$ cat design/flow/config.mk
export PLATFORM = sky130hd
export DESIGN_NAME = Final_AXI_to_APB_Bridge
export DESIGN_NICKNAME = Final_AXI_to_APB_Bridge
export VERILOG_FILES = /design/flow/design.v
export SDC_FILE = /design/flow/constraint.sdc
export NUM_CORES = 4
export LEC_CHECK = 0
export ABC_AREA = 0
export CAP_MARGIN = 20
export CELL_PAD_IN_SITES_GLOBAL_PLACEMENT = 3
export CORE_ASPECT_RATIO = 0.51
export CORE_MARGIN = 2
export CORE_UTILIZATION = 19
export CTS_CLUSTER_DIAMETER = 190
export GPL_TIMING_DRIVEN = 1
export PLACE_DENSITY_LB_ADDON = 0.22
export SETUP_SLACK_MARGIN = 0.21
export SLEW_MARGIN = 20
$ cat design/flow/constraint.sdc
create_clock -name core_clock -period 4.97 [get_ports {ACLK}]
set_input_delay 0.9940 -clock core_clock [delete_from_list [all_inputs] [get_ports {ACLK}]]
set_output_delay 0.9940 -clock core_clock [all_outputs]
set_load 0.01 [all_outputs]
$ cat design/flow/design.v
module Final_AXI_to_APB_Bridge #(
    parameter AXI_ADDR_WIDTH    = 32,
    parameter AXI_DATA_WIDTH    = 32,
    parameter AXI_MAX_BURST_LEN = 8,
    parameter AXI_BURST_WIDTH   = 2,
    parameter AXI_SIZE_WIDTH    = 3,
    parameter APB_ADDR_WIDTH    = 32,
    parameter APB_DATA_WIDTH    = 32
)(
    input  [AXI_ADDR_WIDTH-1:0]    AWADDR,
    input  [AXI_BURST_WIDTH-1:0]   AWBURST,
    input  [AXI_MAX_BURST_LEN-1:0] AWLEN,
    input                          AWVALID,
    output                         AWREADY,
    input  [AXI_ADDR_WIDTH-1:0]    ARADDR,
    input  [AXI_BURST_WIDTH-1:0]   ARBURST,
    input  [AXI_MAX_BURST_LEN-1:0] ARLEN,
    input                          ARVALID,
    output                         ARREADY,
    input  [AXI_DATA_WIDTH-1:0]    WDATA,
    input                          WVALID,
    input                          WLAST,
    input  [AXI_DATA_WIDTH/8-1:0]  WSTRB,
    output                         WREADY,
    output [AXI_DATA_WIDTH-1:0]    RDATA,
    output [1:0]                   RRESP,
    output                         RVALID,
    output                         RLAST,
    input                          RREADY,
    output [1:0]                   BRESP,
    output                         BVALID,
    input                          BREADY,
    input                          ACLK,
    input                          ARESETn,
    output [APB_ADDR_WIDTH-1:0]    PADDR,
    output                         PWRITE,
    output                         PSEL1,
    output                         PSEL2,
    output                         PSEL3,
    output                         PSEL4,
    output                         PENABLE,
    output [APB_DATA_WIDTH-1:0]    PWDATA,
    input  [APB_DATA_WIDTH-1:0]    PRDATA,
    input                          PREADY
);
    localparam [12:0] IDLE_WRITE        = 13'b0000000000001;
    localparam [12:0] READ_SETUP_M      = 13'b0000000000010;
    localparam [12:0] READ_SETUP_S      = 13'b0000000000100;
    localparam [12:0] READ_ACCESS_S     = 13'b0000000001000;
    localparam [12:0] READ_PREACCESS_M  = 13'b0000000010000;
    localparam [12:0] READ_ACCESS_M     = 13'b0000000100000;
    localparam [12:0] WRITE_SETUP_M     = 13'b0000001000000;
    localparam [12:0] WRITE_PREACCESS_M = 13'b0000010000000;
    localparam [12:0] WRITE_ACCESS_M    = 13'b0000100000000;
    localparam [12:0] WRITE_TERMINATE   = 13'b0001000000000;
    localparam [12:0] WRITE_SETUP_S     = 13'b0010000000000;
    localparam [12:0] WRITE_ACCESS_S    = 13'b0100000000000;
    localparam [12:0] IDLE_READ         = 13'b1000000000000;
    localparam READ_PRIORITY  = 1'b0;
    localparam WRITE_PRIORITY = 1'b1;
    reg  [12:0] current_state_write, next_state_write;
    reg  [12:0] current_state_read,  next_state_read;
    reg         current_arbiter_state, next_arbiter_state;
    reg  [AXI_MAX_BURST_LEN:0] Length_Of_Burst_Subordinate_write, Length_Of_Burst_Subordinate_write_next;
    reg  [AXI_MAX_BURST_LEN:0] Length_Of_Burst_Manager_write,     Length_Of_Burst_Manager_write_next;
    reg  [AXI_ADDR_WIDTH-1:0]  Address_Hold_Reg_write,            Address_Hold_Reg_write_next;
    reg  [AXI_ADDR_WIDTH-1:0]  Memory_Aligner_write,              Memory_Aligner_write_next;
    reg  [AXI_DATA_WIDTH-1:0]  write_buf;         
    reg  [APB_DATA_WIDTH-1:0]  pwdata_q, pwdata_c;
    reg                        wen_q, wen_c;      
    reg  [AXI_MAX_BURST_LEN:0] Length_Of_Burst_Subordinate_read, Length_Of_Burst_Subordinate_read_next;
    reg  [AXI_MAX_BURST_LEN:0] Length_Of_Burst_Manager_read,     Length_Of_Burst_Manager_read_next;
    reg  [AXI_ADDR_WIDTH-1:0]  Address_Hold_Reg_read,            Address_Hold_Reg_read_next;
    reg  [APB_DATA_WIDTH-1:0]  read_buf;          
    reg  [AXI_DATA_WIDTH-1:0]  rdata_q, rdata_c;
    reg                        ren_q, ren_c;      
    reg                        last_q, last_c;
    always @(*) begin
        next_arbiter_state = current_arbiter_state;
        case (current_arbiter_state)
            WRITE_PRIORITY: if (AWVALID && !ARVALID) next_arbiter_state = READ_PRIORITY;
            READ_PRIORITY:  if (ARVALID && !AWVALID) next_arbiter_state = WRITE_PRIORITY;
        endcase
    end
    wire addr_conflict = (AWADDR == ARADDR) ||
                         ((AWADDR <= 50) && (ARADDR <= 50)) ||
                         ((AWADDR >= 51) && (ARADDR >= 51) && (AWADDR <= 10) && (ARADDR <= 100)) ||
                         ((AWADDR >= 101) && (ARADDR >= 101) && (AWADDR <= 150) && (ARADDR <= 150)) ||
                         ((AWADDR >= 151) && (ARADDR >= 151) && (AWADDR <= 200) && (ARADDR <= 200));
    always @(posedge ACLK or negedge ARESETn) begin
        if (!ARESETn) begin
            current_arbiter_state             <= WRITE_PRIORITY;
            current_state_write               <= IDLE_WRITE;
            current_state_read                <= IDLE_READ;
            Length_Of_Burst_Manager_read      <= 0;
            Length_Of_Burst_Subordinate_read  <= 0;
            Length_Of_Burst_Manager_write     <= 0;
            Length_Of_Burst_Subordinate_write <= 0;
            Address_Hold_Reg_write            <= 0;
            Address_Hold_Reg_read             <= 0;
            Memory_Aligner_write              <= 0;
            wen_q                             <= 1'b0;
            ren_q                             <= 1'b0;
            last_q                            <= 1'b0;
        end else begin
            current_arbiter_state <= next_arbiter_state;
            if (current_arbiter_state == WRITE_PRIORITY && addr_conflict)
                current_state_write <= IDLE_WRITE;
            else
                current_state_write <= next_state_write;
            current_state_read                <= next_state_read;
            Length_Of_Burst_Manager_read      <= Length_Of_Burst_Manager_read_next;
            Length_Of_Burst_Subordinate_read  <= Length_Of_Burst_Subordinate_read_next;
            Length_Of_Burst_Manager_write     <= Length_Of_Burst_Manager_write_next;
            Length_Of_Burst_Subordinate_write <= Length_Of_Burst_Subordinate_write_next;
            Address_Hold_Reg_write            <= Address_Hold_Reg_write_next;
            Address_Hold_Reg_read             <= Address_Hold_Reg_read_next;
            Memory_Aligner_write              <= Memory_Aligner_write_next;
            wen_q                             <= wen_c;
            ren_q                             <= ren_c;
            last_q                            <= last_c;
        end
    end
    always @(posedge ACLK) begin
        pwdata_q <= pwdata_c;
        rdata_q  <= rdata_c;
        if (current_state_write == WRITE_ACCESS_M && Length_Of_Burst_Manager_write != 0)
            write_buf <= WDATA;
        if (current_state_read == READ_ACCESS_S && Length_Of_Burst_Subordinate_read != 0)
            read_buf <= PRDATA;
    end
    always @(*) begin
        next_state_write                       = current_state_write;
        Address_Hold_Reg_write_next            = Address_Hold_Reg_write;
        Length_Of_Burst_Manager_write_next     = Length_Of_Burst_Manager_write;
        Length_Of_Burst_Subordinate_write_next = Length_Of_Burst_Subordinate_write;
        Memory_Aligner_write_next              = Memory_Aligner_write;
        pwdata_c                               = pwdata_q;
        wen_c                                  = wen_q;
        case (current_state_write)
            IDLE_WRITE: begin
                pwdata_c                               = 0;
                wen_c                                  = 1'b0;
                Address_Hold_Reg_write_next            = 0;
                Length_Of_Burst_Manager_write_next     = 0;
                Length_Of_Burst_Subordinate_write_next = 0;
                Memory_Aligner_write_next              = 0;
                next_state_write = AWVALID ? WRITE_SETUP_M : IDLE_WRITE;
            end
            WRITE_SETUP_M: begin
                if (AWVALID) begin
                    Address_Hold_Reg_write_next            = AWADDR;
                    Length_Of_Burst_Subordinate_write_next = AWLEN + 1;
                    Length_Of_Burst_Manager_write_next     = AWLEN + 1;
                    Memory_Aligner_write_next              = AWADDR;
                    next_state_write = WRITE_PREACCESS_M;
                end else
                    next_state_write = IDLE_WRITE;
            end
            WRITE_PREACCESS_M: begin
                next_state_write = WVALID ? WRITE_ACCESS_M : WRITE_PREACCESS_M;
            end
            WRITE_ACCESS_M: begin
                if (Length_Of_Burst_Manager_write != 0) begin
                    if (WLAST || Length_Of_Burst_Manager_write == 1)
                        next_state_write = WRITE_TERMINATE;
                    else
                        next_state_write = WRITE_SETUP_S;
                    case (AWBURST)
                        2'b00: Address_Hold_Reg_write_next = AWADDR;
                        2'b01: Address_Hold_Reg_write_next = Address_Hold_Reg_write + 4;
                        2'b10: begin
                            Address_Hold_Reg_write_next = Address_Hold_Reg_write + 4;
                            if (Address_Hold_Reg_write >= AWADDR + AWLEN*4)
                                Address_Hold_Reg_write_next = AWADDR;
                        end
                        default: Address_Hold_Reg_write_next = AWADDR;
                    endcase
                    Length_Of_Burst_Manager_write_next = Length_Of_Burst_Manager_write - 1;
                end else
                    next_state_write = WRITE_TERMINATE;
            end
            WRITE_TERMINATE: begin
                next_state_write = BREADY ? WRITE_SETUP_S : WRITE_TERMINATE;
            end
            WRITE_SETUP_S: begin
                next_state_write = WRITE_ACCESS_S;
                pwdata_c         = write_buf;
                wen_c            = 1'b1;
            end
            WRITE_ACCESS_S: begin
                if (PREADY && Length_Of_Burst_Subordinate_write != 0) begin
                    if (Length_Of_Burst_Subordinate_write == 1)
                        next_state_write = IDLE_WRITE;
                    else
                        next_state_write = WRITE_ACCESS_M;
                    case (AWBURST)
                        2'b01: Memory_Aligner_write_next = Memory_Aligner_write + 4;
                        2'b10: begin
                            Memory_Aligner_write_next = Memory_Aligner_write + 4;
                            if (Memory_Aligner_write >= AWADDR + AWLEN*2)
                                Memory_Aligner_write_next = AWADDR;
                        end
                        default: Memory_Aligner_write_next = Memory_Aligner_write;
                    endcase
                    Length_Of_Burst_Subordinate_write_next = Length_Of_Burst_Subordinate_write - 1;
                end
            end
            default: next_state_write = IDLE_WRITE;
        endcase
    end
    always @(*) begin
        next_state_read                       = current_state_read;
        Address_Hold_Reg_read_next            = Address_Hold_Reg_read;
        Length_Of_Burst_Subordinate_read_next = Length_Of_Burst_Subordinate_read;
        Length_Of_Burst_Manager_read_next     = Length_Of_Burst_Manager_read;
        rdata_c                               = rdata_q;
        ren_c                                 = ren_q;
        last_c                                = last_q;
        case (current_state_read)
            IDLE_READ: begin
                rdata_c                               = 0;
                ren_c                                 = ARVALID;
                last_c                                = 1'b0;
                Address_Hold_Reg_read_next            = 0;
                Length_Of_Burst_Subordinate_read_next = 0;
                Length_Of_Burst_Manager_read_next     = 0;
                next_state_read = ARVALID ? READ_SETUP_M : IDLE_READ;
            end
            READ_SETUP_M: begin
                if (ARVALID) begin
                    Address_Hold_Reg_read_next            = ARADDR;
                    Length_Of_Burst_Subordinate_read_next = ARLEN + 1;
                    Length_Of_Burst_Manager_read_next     = ARLEN + 1;
                    next_state_read = READ_SETUP_S;
                end else
                    next_state_read = IDLE_READ;
            end
            READ_SETUP_S: begin
                next_state_read = PREADY ? READ_ACCESS_S : READ_SETUP_S;
            end
            READ_ACCESS_S: begin
                if (Length_Of_Burst_Subordinate_read != 0) begin
                    case (ARBURST)
                        2'b01: Address_Hold_Reg_read_next = Address_Hold_Reg_read + 4;
                        2'b10: begin
                            Address_Hold_Reg_read_next = Address_Hold_Reg_read + 4;
                            if (Address_Hold_Reg_read >= ARADDR + ARLEN*2)
                                Address_Hold_Reg_read_next = ARADDR;
                        end
                        default: Address_Hold_Reg_read_next = Address_Hold_Reg_read;
                    endcase
                    Length_Of_Burst_Subordinate_read_next = Length_Of_Burst_Subordinate_read - 1;
                    next_state_read = READ_PREACCESS_M;
                end else
                    next_state_read = READ_ACCESS_M;
            end
            READ_PREACCESS_M: begin
                next_state_read = RREADY ? READ_ACCESS_M : READ_PREACCESS_M;
            end
            READ_ACCESS_M: begin
                if (Length_Of_Burst_Manager_read != 0) begin
                    if (Length_Of_Burst_Manager_read == 1) begin
                        last_c          = 1'b1;
                        next_state_read = IDLE_READ;
                    end else
                        next_state_read = READ_ACCESS_S;
                    rdata_c = read_buf;
                    Length_Of_Burst_Manager_read_next = Length_Of_Burst_Manager_read - 1;
                end else
                    next_state_read = IDLE_READ;
            end
            default: next_state_read = IDLE_READ;
        endcase
    end
    wire apb_active = (current_state_read  == READ_SETUP_S)  ||
                      (current_state_read  == READ_ACCESS_M) ||
                      (current_state_read  == READ_ACCESS_S) ||
                      (current_state_write == WRITE_SETUP_S) ||
                      (current_state_write == WRITE_ACCESS_S);
    wire sel_on = !last_c && apb_active;
    wire write_apb = (current_state_write == WRITE_ACCESS_S) || (current_state_write == WRITE_SETUP_S);
    assign ARREADY = (current_state_read == READ_SETUP_M);
    assign PADDR   = ((wen_c || (ren_c && write_apb)) && (current_state_read != READ_ACCESS_M)) ?
                     Memory_Aligner_write : Address_Hold_Reg_read;
    assign PSEL1   = sel_on && ((Address_Hold_Reg_write <= 50) || (Address_Hold_Reg_read <= 50));
    assign PSEL2   = sel_on && ((Address_Hold_Reg_write >= 51  && Address_Hold_Reg_write <= 100) ||
                                (Address_Hold_Reg_read  >= 51  && Address_Hold_Reg_read  <= 100));
    assign PSEL3   = sel_on && ((Address_Hold_Reg_write >= 101 && Address_Hold_Reg_write <= 150) ||
                                (Address_Hold_Reg_read  >= 101 && Address_Hold_Reg_read  <= 150));
    assign PSEL4   = sel_on && ((Address_Hold_Reg_write >= 151 && Address_Hold_Reg_write <= 200) ||
                                (Address_Hold_Reg_read  >= 151 && Address_Hold_Reg_read  <= 200));
    assign PWRITE  = write_apb;
    assign PENABLE = (current_state_read == READ_ACCESS_S) || (current_state_write == WRITE_ACCESS_S);
    assign PWDATA  = pwdata_c;
    assign RDATA   = rdata_c;
    assign RRESP   = last_c ? 2'd0 : 2'd1;
    assign RLAST   = (RRESP != 2'd0) && last_c && RREADY;
    assign RVALID  = (current_state_read == READ_ACCESS_M);
    assign AWREADY = (current_state_write == WRITE_SETUP_M);
    assign WREADY  = (current_state_write == WRITE_ACCESS_M);
    assign BVALID  = (current_state_write == WRITE_TERMINATE);
    assign BRESP   = (current_state_write == WRITE_TERMINATE) ? 2'd0 : 2'd1;
endmodule
$ cat design/flow/run.sh
#!/bin/bash
# the make line also repeats each setting of config.mk as NAME=value (left out here)
make -C /OpenROAD-flow-scripts/flow DESIGN_CONFIG=/design/flow/config.mk WORK_HOME=/design/flow/orfs CLKGATE_MAP_FILE= finish
==> results of run 1 <==
-- per-stage QoR --
stage | cells | hold WS (ns)
after floorplan | 2114 | 0.451
after global placement | 3870 | 0.453
after detailed placement | 3870 | 0.454
after CTS | 3984 | 0.397
after global routing | 4009 | 0.419
final | 4012 | 0.364
-- cell type report --
cell class / count / area share
sequential: 277 / 0.244
inverter: 70 / 0.00923
timing repair buffer: 617 / 0.207
multi-input combinational: 1640 / 0.441
clock buffer: 41 / 0.0330
antenna: 3 / 0.000264
tap: 1344 / 0.0591
clock inverter: 20 / 0.00668
-- routing by layer --
metal | vias to the layer above | part of all wire
met1 | 9563 | 0.54
met2 | 583 | 0.37
li1 | 8996 | -
met5 | - | 0
met3 | 69 | 0.075
met4 | 0 | 0.013
-- what timing repair did --
action | 4_1_cts | 5_1_grt
buffers inserted | 44 | 21
pin swaps | 69 | 121
cloned | 9 | 3
endpoints found under the setup margin | 99 | 97
resized | 167 | 188
==> flow_metrics.env, run 1 <==
# flow metrics
export IMPL_run_status="no timing/DRC/antenna violations"
export IMPL_post_synth_design_cell_area_sq_um=19000
export IMPL_synth_xor_xnor_area_share=0.0667
export IMPL_htreeDepth=2
export IMPL_r2r_end="Address_Hold_Reg_write[30]"
export IMPL_synth_edff_count=64
export IMPL_remaining_drc_errors=0
export IMPL_synthFlopType="sky130_fd_sc_hd__dfrtp_1"
export IMPL_grt_util_met1=0.287
export IMPL_num_rows=82
export IMPL_delay_of_the_slowest_cell_on_the_worst_path_ns=0.45
export IMPL_place_gp_congestion=0.833
export IMPL_tritoncts_clock_tree="done"
export IMPL_clock_power_share=0.196
export IMPL_pre_cts_ws_ns=-1.02
export IMPL_dieWidth_microns=447
export IMPL_route_vias_total=19200
export IMPL_p_sw_frac=0.439
export IMPL_top_usage_layer="met1"
export IMPL_synth_yosys_chip_area_sq_um=19000
export IMPL_synth_comb_largest_family="AND-OR/OR-AND gates"
export IMPL_route_detailed_vias_per_inst=4.79
export IMPL_crit_slowest_cell="sky130_fd_sc_hd__or3_1"
export IMPL_max_cap_violations=0
export IMPL_final_comb_area_sq_um=12600
export IMPL_synth_warning_count=1
export IMPL_power_per_cell_area_nw_per_um2=481
export IMPL_first_global_vias=18900
export IMPL_tritoncts_num_buffers=34
export IMPL_relative_contribution_of_combinational_cells_to_total_power=0.512
export IMPL_chip_area_sq_um=103000
export IMPL_area_delta_synth_final_pct=49.6
export IMPL_placeableCoreArea_sq_um=98800
export IMPL_path_cells="buf_6 -> buf_8 -> buf_6 -> fa_2 -> a21o_1 -> a21oi_2 -> o21bai_1 -> a21oi_2 -> o21ai_4 -> nand2_2 -> xor2_1 -> ha_1 -> nand4_1 -> or3_1 -> a221o_1 -> a31oi_4 -> o41a_1 -> or2_4 -> clkbuf_16 -> a21oi_2 -> a221o_1"
export IMPL_tns_ns=0
export IMPL_drt_pre_antenna_iters=6
export IMPL_top_power_group="combinational logic"
export IMPL_critical_path_top_delay_family="AND-OR/OR-AND gates"
export IMPL_reg2regPathDepth=8
export IMPL_clock_power_mw=2.69
export IMPL_async_flop_share=0.538
export IMPL_reg2reg_from="Address_Hold_Reg_write[2]"
export IMPL_fin_crit_sh=0.969
export IMPL_hold_path_class="primary input to async pin"
export IMPL_criticalPathCategory="primary input to flop"
export IMPL_warning_count=45
export IMPL_layout_filler_cells=10400
export IMPL_yosys_area_share_adder=0.0970
export IMPL_worst_skew_pair_late_latency_ns=0.59
export IMPL_crit_top_cell="sky130_fd_sc_hd__a21oi_2"
export IMPL_global_route_usage_met2=0.228
export IMPL_drt_initial_drc_count=1583
export IMPL_ys_sh_aoi=0.207
export IMPL_power_combinational_mw=7.01
export IMPL_postLayoutCellArea_sq_um=28500
export IMPL_syn_inst=2112
export IMPL_hold_buffers=0
export IMPL_leakage_nw=11.5
export IMPL_dieHeight_microns=230
export IMPL_yosys_area_share_simple=0.201
export IMPL_grt_first_pass_wirelength_microns=135000
export IMPL_finalClockSkew_ns=0.0263
export IMPL_synth_stat_cells=2112
export IMPL_critPathBufInv=4
export IMPL_drt_antenna_violating_nets=0
export IMPL_worstSetupPathDepth=21
export IMPL_max_clock_path_buffers=3
export IMPL_synthMuxAreaShare=0.0204
export IMPL_global_route_overflow_total=0
export IMPL_yosys_cell_count_top_type="sky130_fd_sc_hd__nand2_1"
export IMPL_final_power_mw=13.7
export IMPL_max_slew_margin=0.224
export IMPL_wl_microns=93800
export IMPL_rsz_0062_raised_after_global_routing="yes"
export IMPL_timing_critical_path_fanout_max=5
export IMPL_syn_avg_cell_area_sq_um=9.02
export IMPL_grt_start_max_net_pins=63
export IMPL_yosysTopAreaCell="sky130_fd_sc_hd__dfrtp_1"
export IMPL_layout_area_seq_sq_um=6940
export IMPL_slew_of_the_pin_with_the_lowest_slew_margin_ns=1.15
export IMPL_p_switching_mw=6.01
export IMPL_crit_arrival_ns=5.27
export IMPL_grt_total_usage=0.178
export IMPL_detailed_place_hpwl_microns=69800
export IMPL_pwr_share_seq=0.292
export IMPL_final_setup_violation_count=0
export IMPL_critPathRequiredTime_ns=5.42
export IMPL_synth_cell_type_count=83
export IMPL_powerSeq_mw=4.00
export IMPL_common_cells="228 x sky130_fd_sc_hd__nand2_1, 146 x sky130_fd_sc_hd__dfrtp_1, 142 x sky130_fd_sc_hd__ha_1"
export IMPL_topCellsByArea="sky130_fd_sc_hd__dfrtp_1 19%, sky130_fd_sc_hd__edfxtp_1 10%, sky130_fd_sc_hd__ha_1 9.3%"
export IMPL_worst_reg2reg_setup_slack_ns=1.49
export IMPL_hold_viol_final=0
export IMPL_maxClockFrequency_ghz=0.208
export IMPL_ys_ff=277
export IMPL_synth_top_cell_area_share=0.192
export IMPL_cts_root_buf="sky130_fd_sc_hd__clkbuf_16"
export IMPL_yosysSeqAreaShare=0.364
export IMPL_routedWlPerCell_microns=23.4
export IMPL_fp_util=0.193
export IMPL_fin_nets=2946
export IMPL_vdd_drop_max_mv=0.270
export IMPL_placement_cell_area_sq_um=25100
export IMPL_startpoint_types="primary input"
export IMPL_clk_transition_reported_paths_ns=0.06
export IMPL_startpoint="AWLEN[1]"
export IMPL_cellInternalPower_mw=7.69
export IMPL_critical_path_endpoint="Address_Hold_Reg_write[31]"
export IMPL_cts_sinks=277
export IMPL_ios=273
export IMPL_numPortBuffers=265
export IMPL_global_route_usage_met3=0.0459
export IMPL_total_count_of_max_transition_violations_in_the_final_report=0
export IMPL_finalWorstSetupSlack_ns=0.155
export IMPL_worst_setup_path_end_kind="flop"
export IMPL_period_minus_slack_ns=4.82
export IMPL_layout_core_utilization=0.288
export IMPL_grt_antenna_before_repair=2
==> inputs of run 2 (changes only) <==
- ABC_AREA: 0 -> default
- CAP_MARGIN: 20 -> 15
- CELL_PAD_IN_SITES_GLOBAL_PLACEMENT: 3 -> default
- CORE_ASPECT_RATIO: 0.51 -> 1.58
- CORE_UTILIZATION: 19 -> 72
- CTS_CLUSTER_DIAMETER: 190 -> 237
- CTS_CLUSTER_SIZE: default -> 45
- GPL_TIMING_DRIVEN: 1 -> default
- MAX_ROUTING_LAYER: default -> met4
- PLACE_DENSITY: default -> 0.65
- PLACE_DENSITY_LB_ADDON: 0.22 -> default
- SETUP_SLACK_MARGIN: 0.21 -> 0.08
- SLEW_MARGIN: 20 -> 35
- TNS_END_PERCENT: default -> 60
- clock period: 4.97 -> 5.17 ns (I/O delays scaled with it)
==> flow_metrics.env, run 2 <==
# implementation run metrics
export IMPL_run_status="aborted with a tool error"
export IMPL_stop_stage="5_1_grt"
export IMPL_stop_error="[ERROR GRT-0232] Routing congestion too high. Check the congestion heatmap in the GUI."
export IMPL_grt_total_usage=0.812
export IMPL_numPortBuffers=265
export IMPL_htreeDepth=1
export IMPL_place_inst=2797
export IMPL_ios=273
export IMPL_yosys_area_share_adder=0.0970
export IMPL_synth_cell_type_count=83
export IMPL_placeableCoreArea_sq_um=25900
export IMPL_synth_edff_count=64
export IMPL_cts_root_buf="sky130_fd_sc_hd__clkbuf_16"
export IMPL_num_rows=74
export IMPL_synthMuxAreaShare=0.0204
export IMPL_max_clock_path_buffers=3
export IMPL_synth_comb_largest_family="AND-OR/OR-AND gates"
export IMPL_synth_warning_count=1
export IMPL_syn_avg_cell_area_sq_um=9.02
export IMPL_place_gp_congestion=1.06
export IMPL_cts_sinks=277
export IMPL_yosys_area_share_simple=0.201
export IMPL_fp_util=0.734
export IMPL_yosysSeqAreaShare=0.364
export IMPL_chip_area_sq_um=27800
export IMPL_synth_top_cell_area_share=0.192
export IMPL_ys_ff=277
export IMPL_yosysTopAreaCell="sky130_fd_sc_hd__dfrtp_1"
export IMPL_post_synth_design_cell_area_sq_um=19000
export IMPL_synth_yosys_chip_area_sq_um=19000
export IMPL_synth_stat_cells=2112
export IMPL_dieWidth_microns=133
export IMPL_tritoncts_num_buffers=10
export IMPL_dieHeight_microns=208
export IMPL_synthFlopType="sky130_fd_sc_hd__dfrtp_1"
export IMPL_async_flop_share=0.538
export IMPL_ys_sh_aoi=0.207
export IMPL_common_cells="228 x sky130_fd_sc_hd__nand2_1, 146 x sky130_fd_sc_hd__dfrtp_1, 142 x sky130_fd_sc_hd__ha_1"
export IMPL_topCellsByArea="sky130_fd_sc_hd__dfrtp_1 19%, sky130_fd_sc_hd__edfxtp_1 10%, sky130_fd_sc_hd__ha_1 9.3%"
export IMPL_detailed_place_hpwl_microns=51000
export IMPL_hold_buffers=0
export IMPL_syn_inst=2112
export IMPL_yosys_cell_count_top_type="sky130_fd_sc_hd__nand2_1"
export IMPL_synth_xor_xnor_area_share=0.0667
export IMPL_global_route_overflow_total=292
==> run 2: metrics by stage <==
step           setup slack [ns]  instance area (sq um)
3_5_place_dp             -0.899                  23200
2_1_floorplan             0.161                  19000
4_1_cts                  0.0814                  23900
3_3_place_gp             -0.618                  23200
==> run 2: repair_timing <==
item / in CTS
pin swaps: 15
endpoints found under the setup margin: 96
cloned: 2
gates resized: 47
buffers inserted: 11
==> run 2: layer usage <==
layer | track usage | GRT overflow
met3 | 0.627 | 11
met1 | 0.775 | 8
met2 | 0.963 | 149
met5 | - | -
met4 | 0.860 | 124
==> inputs of run 3 (changes only) <==
- CAP_MARGIN: 15 -> 20
- CORE_ASPECT_RATIO: 1.58 -> default
- CORE_UTILIZATION: 72 -> 61
- CTS_CLUSTER_DIAMETER: 237 -> default
- CTS_CLUSTER_SIZE: 45 -> 34
- PLACE_DENSITY: 0.65 -> 0.6
- SETUP_SLACK_MARGIN: 0.08 -> 0.81
- SLEW_MARGIN: 35 -> 20
- TNS_END_PERCENT: 60 -> 5
- clock period: 5.17 -> 3.23 ns (I/O delays scaled with it)
==> flow_metrics.env, run 3 <==
# implementation run metrics
export IMPL_run_status="aborted with a tool error"
export IMPL_stop_stage="5_1_grt"
export IMPL_max_clock_path_buffers=3
export IMPL_synth_xor_xnor_area_share=0.0667
export IMPL_ys_sh_aoi=0.207
export IMPL_placeableCoreArea_sq_um=30700
export IMPL_synth_stat_cells=2112
export IMPL_common_cells="228 x sky130_fd_sc_hd__nand2_1, 146 x sky130_fd_sc_hd__dfrtp_1, 142 x sky130_fd_sc_hd__ha_1"
export IMPL_yosys_area_share_adder=0.0970
export IMPL_place_gp_congestion=0.983
export IMPL_place_inst=2980
export IMPL_yosys_cell_count_top_type="sky130_fd_sc_hd__nand2_1"
export IMPL_yosysSeqAreaShare=0.364
export IMPL_num_rows=64
export IMPL_chip_area_sq_um=32600
export IMPL_synth_edff_count=64
export IMPL_numPortBuffers=265
export IMPL_synthFlopType="sky130_fd_sc_hd__dfrtp_1"
export IMPL_synth_top_cell_area_share=0.192
export IMPL_cts_sinks=277
export IMPL_ios=273
export IMPL_ys_ff=277
export IMPL_hold_buffers=0
export IMPL_synth_warning_count=1
export IMPL_post_synth_design_cell_area_sq_um=19000
export IMPL_htreeDepth=1
export IMPL_placement_cell_area_sq_um=24500
export IMPL_synth_yosys_chip_area_sq_um=19000
export IMPL_fp_util=0.621
export IMPL_yosys_area_share_simple=0.201
export IMPL_detailed_place_hpwl_microns=51300
export IMPL_syn_inst=2112
export IMPL_cts_root_buf="sky130_fd_sc_hd__clkbuf_16"
export IMPL_dieWidth_microns=181
export IMPL_synthMuxAreaShare=0.0204
export IMPL_tritoncts_num_buffers=29
export IMPL_syn_avg_cell_area_sq_um=9.02
export IMPL_synth_comb_largest_family="AND-OR/OR-AND gates"
export IMPL_async_flop_share=0.538
export IMPL_yosysTopAreaCell="sky130_fd_sc_hd__dfrtp_1"
export IMPL_synth_cell_type_count=83
export IMPL_topCellsByArea="sky130_fd_sc_hd__dfrtp_1 19%, sky130_fd_sc_hd__edfxtp_1 10%, sky130_fd_sc_hd__ha_1 9.3%"
export IMPL_dieHeight_microns=181
==> run 3: through the flow <==
step	TNS, ns	utilization	power, mW	setup WS [ns]
2_1_floorplan	-99.49	-	11.1	-1.14
3_3_place_gp	-185.67	0.798	15.4	-2.10
3_5_place_dp	-201.72	0.798	15.9	-2.22
4_1_cts	-85.62	0.862	20.0	-1.01
==> run 3: repair_timing <==
| item | in CTS |
|---|---|
| endpoints found under the setup margin | 231 |
| gates resized | 553 |
| buffers inserted | 25 |
| pin swaps | 124 |
| cloned | 5 |
==> inputs of run 4 (changes only) <==
- ABC_AREA: default -> 1
- CORE_UTILIZATION: 61 -> 72
- CTS_CLUSTER_SIZE: 34 -> 98
- MAX_ROUTING_LAYER: met4 -> default
- SETUP_SLACK_MARGIN: 0.81 -> default
- clock period: 3.23 -> 4.33 ns (I/O delays scaled with it)
==> flow_metrics.env, run 4 <==
# implementation run metrics
export IMPL_yosysTopAreaCell="sky130_fd_sc_hd__dfrtp_1"
export IMPL_yosysSeqAreaShare=0.314
export IMPL_yosys_cell_count_top_type="sky130_fd_sc_hd__nand2_1"
export IMPL_htreeDepth=1
export IMPL_ios=273
export IMPL_num_rows=64
export IMPL_syn_inst=3146
export IMPL_global_route_overflow_total=16
export IMPL_placeableCoreArea_sq_um=30300
export IMPL_cts_root_buf="sky130_fd_sc_hd__clkbuf_16"
export IMPL_stop_stage="5_1_grt"
export IMPL_tritoncts_num_buffers=30
export IMPL_dieWidth_microns=179
export IMPL_synth_xor_xnor_area_share=0.0719
export IMPL_yosys_area_share_simple=0.301
export IMPL_synth_stat_cells=3146
export IMPL_common_cells="779 x sky130_fd_sc_hd__nand2_1, 358 x sky130_fd_sc_hd__inv_1, 263 x sky130_fd_sc_hd__nor2_1"
export IMPL_synth_cell_type_count=65
export IMPL_yosys_area_share_adder=0.0837
export IMPL_placement_cell_area_sq_um=26400
export IMPL_synthFlopType="sky130_fd_sc_hd__dfrtp_1"
export IMPL_grt_total_usage=0.750
export IMPL_topCellsByArea="sky130_fd_sc_hd__dfrtp_1 17%, sky130_fd_sc_hd__nand2_1 13%, sky130_fd_sc_hd__edfxtp_1 8.7%"
export IMPL_synth_top_cell_area_share=0.166
export IMPL_max_clock_path_buffers=3
export IMPL_fp_util=0.727
export IMPL_synth_warning_count=1
export IMPL_run_status="aborted with a tool error"
export IMPL_synth_edff_count=64
export IMPL_async_flop_share=0.538
export IMPL_syn_avg_cell_area_sq_um=7.01
export IMPL_numPortBuffers=265
export IMPL_dieHeight_microns=179
export IMPL_cts_sinks=277
export IMPL_place_gp_congestion=1.08
export IMPL_pre_cts_ws_ns=-0.831
export IMPL_detailed_place_hpwl_microns=58700
export IMPL_synthMuxAreaShare=0
export IMPL_chip_area_sq_um=32100
export IMPL_synth_yosys_chip_area_sq_um=22100
export IMPL_synth_comb_largest_family="simple AND/OR/NAND/NOR gates"
export IMPL_post_synth_design_cell_area_sq_um=22100
export IMPL_stop_error="[ERROR GRT-0116] Global routing finished with congestion. Check the congestion regions in the DRC Viewer."
export IMPL_ys_ff=277
export IMPL_ys_sh_aoi=0.130
## run 4: timing repair
| action | CTS |
|---|---|
| hold buffers | 0 |
| resized | 91 |
| pin swaps | 33 |
| buffers inserted | 15 |
| cloned | 5 |
| setup endpoints to repair | 96 |
## run 4: metrics by stage
| step | std cells | hold slack [ns] | utilization | TNS [ns] |
|---|---|---|---|---|
| floorplan | 3148 | 0.433 | - | 0 |
| global placement | 3913 | 0.444 | 0.869 | -48.13 |
| detailed placement | 3913 | 0.447 | 0.869 | -68.27 |
| CTS | 3989 | 0.325 | 0.920 | 0 |
## run 4: metal layers
metal | GRT usage | overflow
met1 | 0.747 | 0
met2 | 0.917 | 3
met3 | 0.604 | 4
met4 | 0.736 | 9
met5 | 0.300 | 0
==> inputs of run 5 (changes only) <==
- ABC_AREA: 1 -> default
- CORE_UTILIZATION: 72 -> 59
- CTS_CLUSTER_SIZE: 98 -> default
- PLACE_DENSITY: 0.6 -> default
- TNS_END_PERCENT: 5 -> default
- clock period: 4.33 -> 3.26 ns (I/O delays scaled with it)
==> flow_metrics.env, run 5 <==
# flow metrics
export IMPL_crit_slowest_cell="sky130_fd_sc_hd__a221oi_2"
export IMPL_dieHeight_microns=184
export IMPL_route_vias_total=23300
export IMPL_finalClockSkew_ns=0.0305
export IMPL_worst_skew_pair_late_latency_ns=0.60
export IMPL_place_gp_congestion=0.951
export IMPL_final_power_mw=23.8
export IMPL_worst_setup_path_end_kind="flop"
export IMPL_yosys_cell_count_top_type="sky130_fd_sc_hd__nand2_1"
export IMPL_chip_area_sq_um=33700
export IMPL_clk_transition_reported_paths_ns=0.07
export IMPL_hold_path_class="primary input to async pin"
export IMPL_grt_start_max_net_pins=78
export IMPL_worst_reg2reg_setup_slack_ns=-0.40
export IMPL_fp_util=0.602
export IMPL_path_cells="buf_6 -> ha_4 -> fa_2 -> a21o_1 -> a21oi_2 -> o21bai_1 -> a21oi_2 -> o21ai_2 -> and2_4 -> nand2_2 -> xor2_1 -> ha_1 -> a21o_1 -> a21o_1 -> a221oi_2 -> o32ai_4 -> a211oi_4 -> buf_6 -> buf_12 -> buf_6 -> nand2b_4 -> nand2_2 -> o21ai_2"
export IMPL_routedWlPerCell_microns=28.9
export IMPL_grt_first_pass_wirelength_microns=119000
export IMPL_critPathBufInv=4
export IMPL_rsz_0062_raised_after_global_routing="yes"
export IMPL_maxClockFrequency_ghz=0.222
export IMPL_total_count_of_max_transition_violations_in_the_final_report=0
export IMPL_yosysSeqAreaShare=0.364
export IMPL_max_clock_path_buffers=3
export IMPL_critical_path_endpoint="Address_Hold_Reg_read[0]"
export IMPL_reg2reg_from="Address_Hold_Reg_read[2]"
export IMPL_worstSetupPathDepth=23
export IMPL_power_per_cell_area_nw_per_um2=840
export IMPL_vdd_drop_max_mv=0.630
export IMPL_synthFlopType="sky130_fd_sc_hd__dfrtp_1"
export IMPL_topCellsByArea="sky130_fd_sc_hd__dfrtp_1 19%, sky130_fd_sc_hd__edfxtp_1 10%, sky130_fd_sc_hd__ha_1 9.3%"
export IMPL_timing_critical_path_fanout_max=7
export IMPL_synth_top_cell_area_share=0.192
export IMPL_numPortBuffers=265
export IMPL_so_faults="negative hold slack, negative setup slack"
export IMPL_run_status="failed layout checks"
export IMPL_critical_path_top_delay_family="AND-OR/OR-AND gates"
export IMPL_global_route_overflow_total=0
export IMPL_slew_of_the_pin_with_the_lowest_slew_margin_ns=1.01
export IMPL_finalWorstSetupSlack_ns=-1.24
export IMPL_warning_count=47
export IMPL_relative_contribution_of_combinational_cells_to_total_power=0.589
export IMPL_ys_sh_aoi=0.207
export IMPL_common_cells="228 x sky130_fd_sc_hd__nand2_1, 146 x sky130_fd_sc_hd__dfrtp_1, 142 x sky130_fd_sc_hd__ha_1"
export IMPL_max_cap_violations=0
export IMPL_synth_yosys_chip_area_sq_um=19000
export IMPL_synth_cell_type_count=83
export IMPL_startpoint="ARADDR[1]"
export IMPL_leakage_nw=12.2
export IMPL_route_detailed_vias_per_inst=7.35
export IMPL_hold_viol_final=2
export IMPL_grt_total_usage=0.448
export IMPL_period_minus_slack_ns=4.50
export IMPL_synth_edff_count=64
export IMPL_fin_crit_sh=1.38
export IMPL_ios=273
export IMPL_startpoint_types="primary input"
export IMPL_tritoncts_clock_tree="done"
export IMPL_synth_warning_count=1
export IMPL_yosys_area_share_simple=0.201
export IMPL_criticalPathCategory="primary input to flop"
export IMPL_clock_power_share=0.158
export IMPL_place_inst=2976
export IMPL_first_global_vias=21800
export IMPL_tritoncts_num_buffers=30
export IMPL_syn_avg_cell_area_sq_um=9.02
export IMPL_wl_microns=91700
export IMPL_htreeDepth=1
export IMPL_cts_sinks=277
export IMPL_final_hold_worst_slack_ns=-0.0104
export IMPL_syn_inst=2112
export IMPL_drt_initial_drc_count=5000
export IMPL_r2r_end="Address_Hold_Reg_read[0]"
export IMPL_cellInternalPower_mw=13.2
export IMPL_remaining_drc_errors=0
export IMPL_final_setup_violation_count=164
export IMPL_synthMuxAreaShare=0.0204
export IMPL_p_switching_mw=10.6
export IMPL_num_rows=65
export IMPL_crit_arrival_ns=4.93
export IMPL_dieWidth_microns=184
export IMPL_final_instance_count_excl_fill=3168
export IMPL_delay_of_the_slowest_cell_on_the_worst_path_ns=0.34
export IMPL_synth_comb_largest_family="AND-OR/OR-AND gates"
export IMPL_yosys_area_share_adder=0.0970
export IMPL_async_flop_share=0.538
export IMPL_detailed_place_hpwl_microns=49100
export IMPL_drt_antenna_violating_nets=0
export IMPL_ys_ff=277
export IMPL_powerSeq_mw=6.02
export IMPL_hold_buffers=0
export IMPL_p_sw_frac=0.447
export IMPL_placeableCoreArea_sq_um=31600
export IMPL_drt_pre_antenna_iters=24
export IMPL_post_synth_design_cell_area_sq_um=19000
export IMPL_area_delta_synth_final_pct=48.9
export IMPL_max_slew_margin=0.320
export IMPL_fin_nets=3042
export IMPL_critPathRequiredTime_ns=3.69
export IMPL_reg2regPathDepth=12
export IMPL_clock_power_mw=3.77
export IMPL_cts_root_buf="sky130_fd_sc_hd__clkbuf_16"
export IMPL_grt_antenna_before_repair=7
export IMPL_top_power_group="combinational logic"
export IMPL_layout_filler_cells=1363
export IMPL_layout_core_utilization=0.896
export IMPL_synth_stat_cells=2112
export IMPL_tns_ns=-99.22
export IMPL_synth_xor_xnor_area_share=0.0667
export IMPL_power_combinational_mw=14.0
export IMPL_yosysTopAreaCell="sky130_fd_sc_hd__dfrtp_1"
export IMPL_pwr_share_seq=0.253
==> run 5: routing by layer <==
metal,vias to the layer above,part of all wire,GRT usage
met5,-,0.0010,0
met4,6,0.097,0.249
met3,960,0.15,0.109
met2,2398,0.43,0.726
met1,10800,0.32,0.550
li1,9173,-,-
==> run 5: timing repair <==
| action | CTS | global route |
|---|---|---|
| resized | 495 | 257 |
| cloned | 11 | 8 |
| pin swaps | 122 | 151 |
| hold endpoints to repair | 0 | 0 |
| endpoints found under the setup margin | 165 | 166 |
| setup buffers | 74 | 48 |
==> run 5: area by class of cell <==
type	count	area (sq um)	share of cell area
multi-input cells	1642	13100	0.462
flip-flops and latches	277	6940	0.245
repair buffers	715	6490	0.229
clock buffers	33	793	0.0280
well taps	402	503	0.0177
inverters	70	263	0.00927
clock inverters	23	245	0.00865
diodes	6	15.0	0.000529
==> run 5: per-stage QoR <==
stage               area (sq um)  setup WS, ns
detailed placement         24700         -1.77
CTS                        27300        -0.744
global route               28300         -1.34
floorplan                  19600         -1.04
global placement           24700         -1.66
finish                     28400         -1.24
==> inputs of run 6 (changes only) <==
- CORE_ASPECT_RATIO: default -> 1.58
- CORE_UTILIZATION: 59 -> 67
- CTS_CLUSTER_SIZE: default -> 45
- MAX_ROUTING_LAYER: default -> met4
- PLACE_DENSITY: default -> 0.65
- SETUP_SLACK_MARGIN: default -> 0.08
- SLEW_MARGIN: 20 -> 35
- TNS_END_PERCENT: default -> 25
- clock period: 3.26 -> 6.07 ns (I/O delays scaled with it)
==> flow_metrics.env, run 6 <==
# flow metrics
export IMPL_max_clock_path_buffers=3
export IMPL_pre_cts_ws_ns=-0.00774
export IMPL_htreeDepth=1
export IMPL_yosys_area_share_adder=0.0970
export IMPL_cellInternalPower_mw=5.71
export IMPL_power_combinational_mw=4.80
export IMPL_synth_xor_xnor_area_share=0.0667
export IMPL_chip_area_sq_um=29800
export IMPL_pwr_share_seq=0.331
export IMPL_synth_stat_cells=2112
export IMPL_final_power_mw=9.91
export IMPL_power_per_cell_area_nw_per_um2=421
export IMPL_worst_reg2reg_setup_slack_ns=2.84
export IMPL_drt_pre_antenna_iters=8
export IMPL_grt_total_usage=0.432
export IMPL_route_detailed_vias_per_inst=7.05
export IMPL_common_cells="228 x sky130_fd_sc_hd__nand2_1, 146 x sky130_fd_sc_hd__dfrtp_1, 142 x sky130_fd_sc_hd__ha_1"
export IMPL_first_global_vias=19300
export IMPL_run_status="no timing/DRC/antenna violations"
export IMPL_rsz_0062_raised_after_global_routing="no"
export IMPL_powerSeq_mw=3.28
export IMPL_total_count_of_max_transition_violations_in_the_final_report=0
export IMPL_async_flop_share=0.538
export IMPL_final_instance_count_excl_fill=2775
export IMPL_finalClockSkew_ns=0.0239
export IMPL_area_delta_synth_final_pct=23.7
export IMPL_max_cap_violations=0
export IMPL_reg2reg_from="current_state_read[5]"
export IMPL_detailed_place_hpwl_microns=46400
export IMPL_synthFlopType="sky130_fd_sc_hd__dfrtp_1"
export IMPL_timing_hold_worst_endpoint="pwdata_q[30]"
export IMPL_fp_util=0.682
export IMPL_post_synth_design_cell_area_sq_um=19000
export IMPL_cts_root_buf="sky130_fd_sc_hd__clkbuf_16"
export IMPL_reg2regPathDepth=9
export IMPL_placeableCoreArea_sq_um=27900
export IMPL_yosys_area_share_simple=0.201
export IMPL_cell_count_of_the_worst_hold_path=1
export IMPL_syn_inst=2112
export IMPL_dieHeight_microns=216
export IMPL_synth_comb_largest_family="AND-OR/OR-AND gates"
export IMPL_critPathBufInv=3
export IMPL_p_switching_mw=4.21
export IMPL_cts_repair_resized=0
export IMPL_numPortBuffers=265
export IMPL_clock_power_share=0.185
export IMPL_hold_viol_final=0
export IMPL_crit_arrival_ns=6.13
export IMPL_top_power_group="combinational logic"
export IMPL_tritoncts_clock_tree="done"
export IMPL_drt_antenna_violating_nets=0
export IMPL_yosysTopAreaCell="sky130_fd_sc_hd__dfrtp_1"
export IMPL_worst_skew_pair_late_latency_ns=0.59
export IMPL_grt_start_max_net_pins=55
export IMPL_cts_sinks=277
export IMPL_place_inst=2721
export IMPL_vdd_drop_max_mv=0.401
export IMPL_critical_path_top_delay_family="AND-OR/OR-AND gates"
export IMPL_top_usage_layer="met2"
export IMPL_num_rows=77
export IMPL_startpoint_types="primary input"
export IMPL_synth_yosys_chip_area_sq_um=19000
export IMPL_wl_microns=65800
export IMPL_yosysSeqAreaShare=0.364
export IMPL_clk_transition_reported_paths_ns=0.07
export IMPL_place_gp_congestion=1.03
export IMPL_routedWlPerCell_microns=23.7
export IMPL_period_minus_slack_ns=5.68
export IMPL_relative_contribution_of_combinational_cells_to_total_power=0.484
export IMPL_post_cts_buffers=0
export IMPL_worstSetupPathDepth=21
export IMPL_timing_critical_path_fanout_max=24
export IMPL_synth_edff_count=64
export IMPL_hold_path_class="flop to flop"
export IMPL_slew_of_the_pin_with_the_lowest_slew_margin_ns=0.956
export IMPL_max_slew_margin=0.357
export IMPL_topCellsByArea="sky130_fd_sc_hd__dfrtp_1 19%, sky130_fd_sc_hd__edfxtp_1 10%, sky130_fd_sc_hd__ha_1 9.3%"
export IMPL_hold_sp="pwdata_q[30]"
export IMPL_grt_antenna_before_repair=1
export IMPL_ys_ff=277
export IMPL_grt_util_met1=0.483
export IMPL_dieWidth_microns=138
export IMPL_fin_crit_sh=0.935
export IMPL_critPathRequiredTime_ns=6.52
export IMPL_yosys_cell_count_top_type="sky130_fd_sc_hd__nand2_1"
export IMPL_delay_of_the_slowest_cell_on_the_worst_path_ns=0.52
export IMPL_drt_initial_drc_count=2074
export IMPL_syn_avg_cell_area_sq_um=9.02
export IMPL_leakage_nw=9.62
export IMPL_route_vias_total=19600
export IMPL_crit_slowest_cell="sky130_fd_sc_hd__or4_1"
export IMPL_ios=273
export IMPL_clock_power_mw=1.83
export IMPL_maxClockFrequency_ghz=0.176
export IMPL_criticalPathCategory="primary input to flop"
export IMPL_finalWorstSetupSlack_ns=0.393
export IMPL_worst_setup_path_end_kind="flop"
export IMPL_global_route_usage_met2=0.736
export IMPL_remaining_drc_errors=0
export IMPL_global_route_overflow_total=0
export IMPL_synth_warning_count=1
export IMPL_final_setup_violation_count=0
export IMPL_r2r_end="Address_Hold_Reg_read[30]"
export IMPL_warning_count=44
export IMPL_critical_path_endpoint="Address_Hold_Reg_read[30]"
export IMPL_global_route_usage_met3=0.0572
export IMPL_hold_buffers=0
export IMPL_path_cells="clkdlybuf4s50_1 -> ha_1 -> fa_1 -> a21o_1 -> a21oi_1 -> o21bai_1 -> a21oi_1 -> o21ai_0 -> and2_1 -> nand3_1 -> xor2_1 -> ha_1 -> nand4_1 -> or4_1 -> nor3_1 -> buf_4 -> a211oi_2 -> buf_4 -> o21a_1 -> o21ai_0 -> nand3_1"
export IMPL_p_sw_frac=0.424
export IMPL_synth_top_cell_area_share=0.192
export IMPL_fin_nets=2703
export IMPL_synth_cell_type_count=83
export IMPL_startpoint="ARADDR[1]"
export IMPL_grt_first_pass_wirelength_microns=101000
export IMPL_tritoncts_num_buffers=28
export IMPL_ys_sh_aoi=0.207
export IMPL_tns_ns=0
export IMPL_synthMuxAreaShare=0.0204
-- run 6: per-layer routing --
metal | wire length (microns) | share of wire | up-vias
met3 | 6260 | 0.095 | 435
met5 | 0 | 0 | -
li1 | - | - | 8466
met2 | 32200 | 0.49 | 1466
met4 | 5070 | 0.077 | 0
met1 | 22200 | 0.34 | 9186
-- run 6: cell type report --
type | instances | area [sq um]
antenna | 1 | 2.50
clock buffer | 35 | 757
clock inverter | 17 | 199
fill | 1643 | 4380
inverter | 70 | 263
multi-input combinational | 1640 | 11400
sequential | 277 | 6940
tap | 355 | 444
timing repair buffer | 380 | 3590
-- run 6: through the flow --
stage	area, sq um	utilization	hold WS, ns
2_1_floorplan	19000	-	0.451
3_3_place_gp	22500	0.807	0.451
3_5_place_dp	22600	0.808	0.451
4_1_cts	23500	0.842	0.473
5_1_grt	23600	0.843	0.486
6_report	23600	0.843	0.470
==> inputs of run 7 (changes only) <==
- CORE_ASPECT_RATIO: 1.58 -> 1.0
- CORE_UTILIZATION: 67 -> 72
- CTS_CLUSTER_DIAMETER: default -> 237
- TNS_END_PERCENT: 25 -> 60
- clock period: 6.07 -> 5.2 ns (I/O delays scaled with it)
==> flow_metrics.env, run 7 <==
# implementation run metrics
export IMPL_dieHeight_microns=167
export IMPL_fp_util=0.733
export IMPL_yosys_cell_count_top_type="sky130_fd_sc_hd__nand2_1"
export IMPL_synth_yosys_chip_area_sq_um=19000
export IMPL_hold_buffers=0
export IMPL_synth_top_cell_area_share=0.192
export IMPL_place_gp_congestion=1.05
export IMPL_yosys_area_share_simple=0.201
export IMPL_max_clock_path_buffers=3
export IMPL_chip_area_sq_um=27800
export IMPL_dieWidth_microns=167
export IMPL_synth_xor_xnor_area_share=0.0667
export IMPL_yosysSeqAreaShare=0.364
export IMPL_detailed_place_hpwl_microns=49700
export IMPL_placeableCoreArea_sq_um=26000
export IMPL_synth_cell_type_count=83
export IMPL_htreeDepth=1
export IMPL_async_flop_share=0.538
export IMPL_topCellsByArea="sky130_fd_sc_hd__dfrtp_1 19%, sky130_fd_sc_hd__edfxtp_1 10%, sky130_fd_sc_hd__ha_1 9.3%"
export IMPL_tritoncts_num_buffers=10
export IMPL_num_rows=59
export IMPL_synth_warning_count=1
export IMPL_syn_inst=2112
export IMPL_cts_sinks=277
export IMPL_post_synth_design_cell_area_sq_um=19000
export IMPL_yosys_area_share_adder=0.0970
export IMPL_run_status="aborted with a tool error"
export IMPL_yosysTopAreaCell="sky130_fd_sc_hd__dfrtp_1"
export IMPL_synth_comb_largest_family="AND-OR/OR-AND gates"
export IMPL_synthMuxAreaShare=0.0204
export IMPL_ios=273
export IMPL_synthFlopType="sky130_fd_sc_hd__dfrtp_1"
export IMPL_stop_stage="5_1_grt"
export IMPL_ys_ff=277
export IMPL_common_cells="228 x sky130_fd_sc_hd__nand2_1, 146 x sky130_fd_sc_hd__dfrtp_1, 142 x sky130_fd_sc_hd__ha_1"
export IMPL_synth_stat_cells=2112
export IMPL_pre_cts_ws_ns=-0.693
export IMPL_ys_sh_aoi=0.207
export IMPL_numPortBuffers=265
export IMPL_syn_avg_cell_area_sq_um=9.02
export IMPL_cts_root_buf="sky130_fd_sc_hd__clkbuf_16"
export IMPL_synth_edff_count=64
-- run 7: stage by stage --
stage               instance area [sq um]  instances  utilization
floorplan                           19000       2114            -
global placement                    23100       2783        0.890
detailed placement                  23100       2783        0.891
CTS                                 23800       2811        0.914
-- run 7: repair_timing --
action,4_1_cts
buffers inserted,9
endpoints found under the setup margin,92
pin swaps,11
resized,37
gates cloned,3
==> inputs of run 8 (changes only) <==
- CORE_ASPECT_RATIO: 1.0 -> default
- CTS_CLUSTER_DIAMETER: 237 -> 242
- CTS_CLUSTER_SIZE: 45 -> 30
- MAX_ROUTING_LAYER: met4 -> default
- PLACE_DENSITY: 0.65 -> default
- PLACE_DENSITY_LB_ADDON: default -> 0.26
- SETUP_SLACK_MARGIN: 0.08 -> default
- SLEW_MARGIN: 35 -> 40
- TNS_END_PERCENT: 60 -> default
- clock period: 5.2 -> 5.16 ns (I/O delays scaled with it)
==> flow_metrics.env, run 8 <==
# implementation run metrics
export IMPL_grt_total_usage=0.687
export IMPL_synth_yosys_chip_area_sq_um=19000
export IMPL_synth_cell_type_count=83
export IMPL_post_synth_design_cell_area_sq_um=19000
export IMPL_ys_ff=277
export IMPL_common_cells="228 x sky130_fd_sc_hd__nand2_1, 146 x sky130_fd_sc_hd__dfrtp_1, 142 x sky130_fd_sc_hd__ha_1"
export IMPL_stop_error="[ERROR GRT-0116] Global routing finished with congestion. Check the congestion regions in the DRC Viewer."
export IMPL_yosys_area_share_adder=0.0970
export IMPL_place_inst=2775
export IMPL_yosysSeqAreaShare=0.364
export IMPL_fp_util=0.733
export IMPL_yosysTopAreaCell="sky130_fd_sc_hd__dfrtp_1"
export IMPL_synth_warning_count=1
export IMPL_numPortBuffers=265
export IMPL_ys_sh_aoi=0.207
export IMPL_synth_xor_xnor_area_share=0.0667
export IMPL_yosys_cell_count_top_type="sky130_fd_sc_hd__nand2_1"
export IMPL_max_clock_path_buffers=3
export IMPL_placement_cell_area_sq_um=23100
export IMPL_synth_top_cell_area_share=0.192
export IMPL_syn_avg_cell_area_sq_um=9.02
export IMPL_dieHeight_microns=167
export IMPL_place_gp_congestion=1.03
export IMPL_num_rows=59
export IMPL_global_route_overflow_total=37
export IMPL_cts_root_buf="sky130_fd_sc_hd__clkbuf_16"
export IMPL_run_status="aborted with a tool error"
export IMPL_ios=273
export IMPL_dieWidth_microns=167
export IMPL_synth_edff_count=64
export IMPL_tritoncts_num_buffers=13
export IMPL_yosys_area_share_simple=0.201
export IMPL_placeableCoreArea_sq_um=26000
export IMPL_synth_comb_largest_family="AND-OR/OR-AND gates"
export IMPL_synth_stat_cells=2112
export IMPL_synthFlopType="sky130_fd_sc_hd__dfrtp_1"
export IMPL_synthMuxAreaShare=0.0204
export IMPL_cts_sinks=277
export IMPL_htreeDepth=1
export IMPL_chip_area_sq_um=27800
export IMPL_syn_inst=2112
export IMPL_detailed_place_hpwl_microns=53500
export IMPL_topCellsByArea="sky130_fd_sc_hd__dfrtp_1 19%, sky130_fd_sc_hd__edfxtp_1 10%, sky130_fd_sc_hd__ha_1 9.3%"
export IMPL_stop_stage="5_1_grt"
export IMPL_async_flop_share=0.538
run 8: what timing repair did:
item,CTS
resized,53
gates cloned,1
buffers inserted,6
endpoints found under the setup margin,96
pin swaps,17
hold buffers,0
run 8: metrics by stage:
stage | setup TNS [ns] | hold WS (ns) | worst slack, ns
3_5_place_dp | -67.65 | 0.455 | -0.853
2_1_floorplan | 0 | 0.451 | 0.153
3_3_place_gp | -35.98 | 0.451 | -0.507
4_1_cts | 0 | 0.484 | 0.0121
run 8: metal layers:
layer	global-route usage	GRT overflow
met1	0.686	0
met2	0.901	12
met3	0.492	3
met4	0.666	22
met5	0.153	0
==> inputs of run 9 (changes only) <==
- CAP_MARGIN: 20 -> 35
- CELL_PAD_IN_SITES_DETAIL_PLACEMENT: default -> 2
- CORE_ASPECT_RATIO: default -> 1.58
- CORE_MARGIN: 2 -> 10
- CORE_UTILIZATION: 72 -> 27
- CTS_CLUSTER_DIAMETER: 242 -> default
- CTS_CLUSTER_SIZE: 30 -> 60
- GPL_TIMING_DRIVEN: default -> 0
- MAX_ROUTING_LAYER: default -> met5
- PLACE_DENSITY: default -> 0.56
- PLACE_DENSITY_LB_ADDON: 0.26 -> default
- SLEW_MARGIN: 40 -> 10
- TNS_END_PERCENT: default -> 40
- clock period: 5.16 -> 3.41 ns (I/O delays scaled with it)
==> flow_metrics.env, run 9 <==
# flow metrics
export IMPL_clk_transition_reported_paths_ns=0.07
export IMPL_final_hold_worst_slack_ns=-0.0162
export IMPL_top_power_group="combinational logic"
export IMPL_finalWorstSetupSlack_ns=-1.68
export IMPL_leakage_nw=11.1
export IMPL_startpoint="AWADDR[6]"
export IMPL_detailed_place_hpwl_microns=72600
export IMPL_timing_critical_path_fanout_max=5
export IMPL_synth_edff_count=64
export IMPL_ys_ff=277
export IMPL_finalClockSkew_ns=0.0468
export IMPL_vdd_drop_max_mv=0.572
export IMPL_pwr_share_seq=0.271
export IMPL_clock_power_share=0.167
export IMPL_common_cells="228 x sky130_fd_sc_hd__nand2_1, 146 x sky130_fd_sc_hd__dfrtp_1, 142 x sky130_fd_sc_hd__ha_1"
export IMPL_worstSetupPathDepth=22
export IMPL_max_clock_path_buffers=3
export IMPL_htreeDepth=1
export IMPL_slew_of_the_pin_with_the_lowest_slew_margin_ns=1.12
export IMPL_synth_warning_count=1
export IMPL_hold_path_class="primary input to async pin"
export IMPL_syn_avg_cell_area_sq_um=9.02
export IMPL_synth_top_cell_area_share=0.192
export IMPL_final_setup_violation_count=187
export IMPL_route_detailed_vias_per_inst=6.47
export IMPL_delay_of_the_slowest_cell_on_the_worst_path_ns=0.52
export IMPL_path_cells="dlygate4sd2_1 -> ha_4 -> inv_1 -> o21bai_1 -> a21oi_2 -> o21ai_4 -> nand2_4 -> buf_4 -> nor2_1 -> xnor2_1 -> ha_1 -> nand4_1 -> nor4_4 -> a21oi_2 -> a31oi_4 -> o41a_1 -> buf_6 -> buf_12 -> buf_12 -> o221ai_4 -> a221oi_2 -> nor2_1"
export IMPL_critical_path_top_delay_family="AND-OR/OR-AND gates"
export IMPL_period_minus_slack_ns=5.09
export IMPL_startpoint_types="primary input"
export IMPL_placement_cell_area_sq_um=23300
export IMPL_crit_slowest_cell="sky130_fd_sc_hd__nor4_4"
export IMPL_power_per_cell_area_nw_per_um2=791
export IMPL_drt_initial_drc_count=2013
export IMPL_synthFlopType="sky130_fd_sc_hd__dfrtp_1"
export IMPL_fin_nets=2844
export IMPL_cts_root_buf="sky130_fd_sc_hd__clkbuf_16"
export IMPL_first_global_vias=24000
export IMPL_max_cap_violations=0
export IMPL_tritoncts_num_buffers=29
export IMPL_critical_path_endpoint="Address_Hold_Reg_write[6]"
export IMPL_r2r_end="Memory_Aligner_write[27]"
export IMPL_cellInternalPower_mw=11.2
export IMPL_power_combinational_mw=12.4
export IMPL_p_sw_frac=0.491
export IMPL_critPathRequiredTime_ns=3.90
export IMPL_placeableCoreArea_sq_um=70100
export IMPL_dieHeight_microns=354
export IMPL_area_delta_synth_final_pct=46.8
export IMPL_tritoncts_clock_tree="done"
export IMPL_worst_skew_pair_late_latency_ns=0.64
export IMPL_grt_total_usage=0.265
export IMPL_wl_microns=134000
export IMPL_async_flop_share=0.538
export IMPL_worst_setup_path_end_kind="flop"
export IMPL_max_slew_margin=0.252
export IMPL_remaining_drc_errors=0
export IMPL_grt_antenna_before_repair=15
export IMPL_cts_sinks=277
export IMPL_synthMuxAreaShare=0.0204
export IMPL_grt_first_pass_wirelength_microns=164000
export IMPL_reg2reg_from="Length_Of_Burst_Subordinate_write[1]"
export IMPL_yosysTopAreaCell="sky130_fd_sc_hd__dfrtp_1"
export IMPL_pre_cts_ws_ns=-2.92
export IMPL_yosys_area_share_simple=0.201
export IMPL_synth_xor_xnor_area_share=0.0667
export IMPL_num_rows=122
export IMPL_powerSeq_mw=6.00
export IMPL_postLayoutCellArea_sq_um=27900
export IMPL_p_switching_mw=10.9
export IMPL_routed_top_layer="met5"
export IMPL_worst_reg2reg_setup_slack_ns=-0.48
export IMPL_place_gp_congestion=0.941
export IMPL_drt_antenna_violating_nets=0
export IMPL_so_faults="negative hold slack, negative setup slack"
export IMPL_ys_sh_aoi=0.207
export IMPL_yosys_cell_count_top_type="sky130_fd_sc_hd__nand2_1"
export IMPL_ios=273
export IMPL_rsz_0062_raised_after_global_routing="yes"
export IMPL_chip_area_sq_um=81800
export IMPL_criticalPathCategory="primary input to flop"
export IMPL_warning_count=46
export IMPL_yosys_area_share_adder=0.0970
export IMPL_synth_comb_largest_family="AND-OR/OR-AND gates"
export IMPL_drt_pre_antenna_iters=6
export IMPL_hold_viol_final=5
export IMPL_route_vias_total=22700
export IMPL_grt_start_max_net_pins=92
export IMPL_met3_wirelength_microns=11600
export IMPL_routedWlPerCell_microns=38.2
export IMPL_clock_power_mw=3.69
export IMPL_relative_contribution_of_combinational_cells_to_total_power=0.562
export IMPL_wl_met1_microns=43500
export IMPL_syn_inst=2112
export IMPL_critPathBufInv=6
export IMPL_synth_yosys_chip_area_sq_um=19000
export IMPL_post_synth_design_cell_area_sq_um=19000
export IMPL_reg2regPathDepth=10
export IMPL_crit_arrival_ns=5.58
export IMPL_run_status="failed layout checks"
export IMPL_synth_stat_cells=2112
export IMPL_yosysSeqAreaShare=0.364
export IMPL_synth_cell_type_count=83
export IMPL_fin_crit_sh=1.49
export IMPL_fp_util=0.272
export IMPL_layout_filler_cells=7214
export IMPL_met2WireLength_microns=64800
export IMPL_maxClockFrequency_ghz=0.196
export IMPL_total_count_of_max_transition_violations_in_the_final_report=0
export IMPL_global_route_overflow_total=0
export IMPL_tns_ns=-181.17
export IMPL_topCellsByArea="sky130_fd_sc_hd__dfrtp_1 19%, sky130_fd_sc_hd__edfxtp_1 10%, sky130_fd_sc_hd__ha_1 9.3%"
export IMPL_dieWidth_microns=231
export IMPL_numPortBuffers=244
[run 9: layout make-up]
type | instances | area [sq um] | share of cell area
inverters | 70 | 264 | 0.00945
flip-flops and latches | 277 | 6940 | 0.248
diodes | 10 | 25.0 | 0.000895
repair buffers | 397 | 4130 | 0.148
clock buffers | 38 | 810 | 0.0290
well taps | 930 | 1160 | 0.0416
clock inverters | 15 | 200 | 0.00716
plain buffers | 122 | 840 | 0.0300
multi-input cells | 1641 | 13600 | 0.486
[run 9: what timing repair did]
| action | CTS | global route |
|---|---|---|
| pin swaps | 126 | 171 |
| hold buffers | 0 | 0 |
| endpoints found under the setup margin | 200 | 206 |
| resized | 413 | 370 |
| gates cloned | 11 | 5 |
| setup buffers | 70 | 57 |
[run 9: through the flow]
stage,instances,power (mW),util
finish,3500,22.1,0.399
global route,3499,22.8,0.399
CTS,3429,19.6,0.374
detailed placement,3297,15.2,0.332
global placement,3288,14.5,0.330
floorplan,2114,10.6,-
[run 9: metal layers]
layer  up-vias  track usage
li1       8766            -
met1     11300        0.260
met2      1727        0.468
met3       829       0.0568
met4        14        0.227
met5         -            0
No activity file was given, so power comes from the tool's default toggle rates.
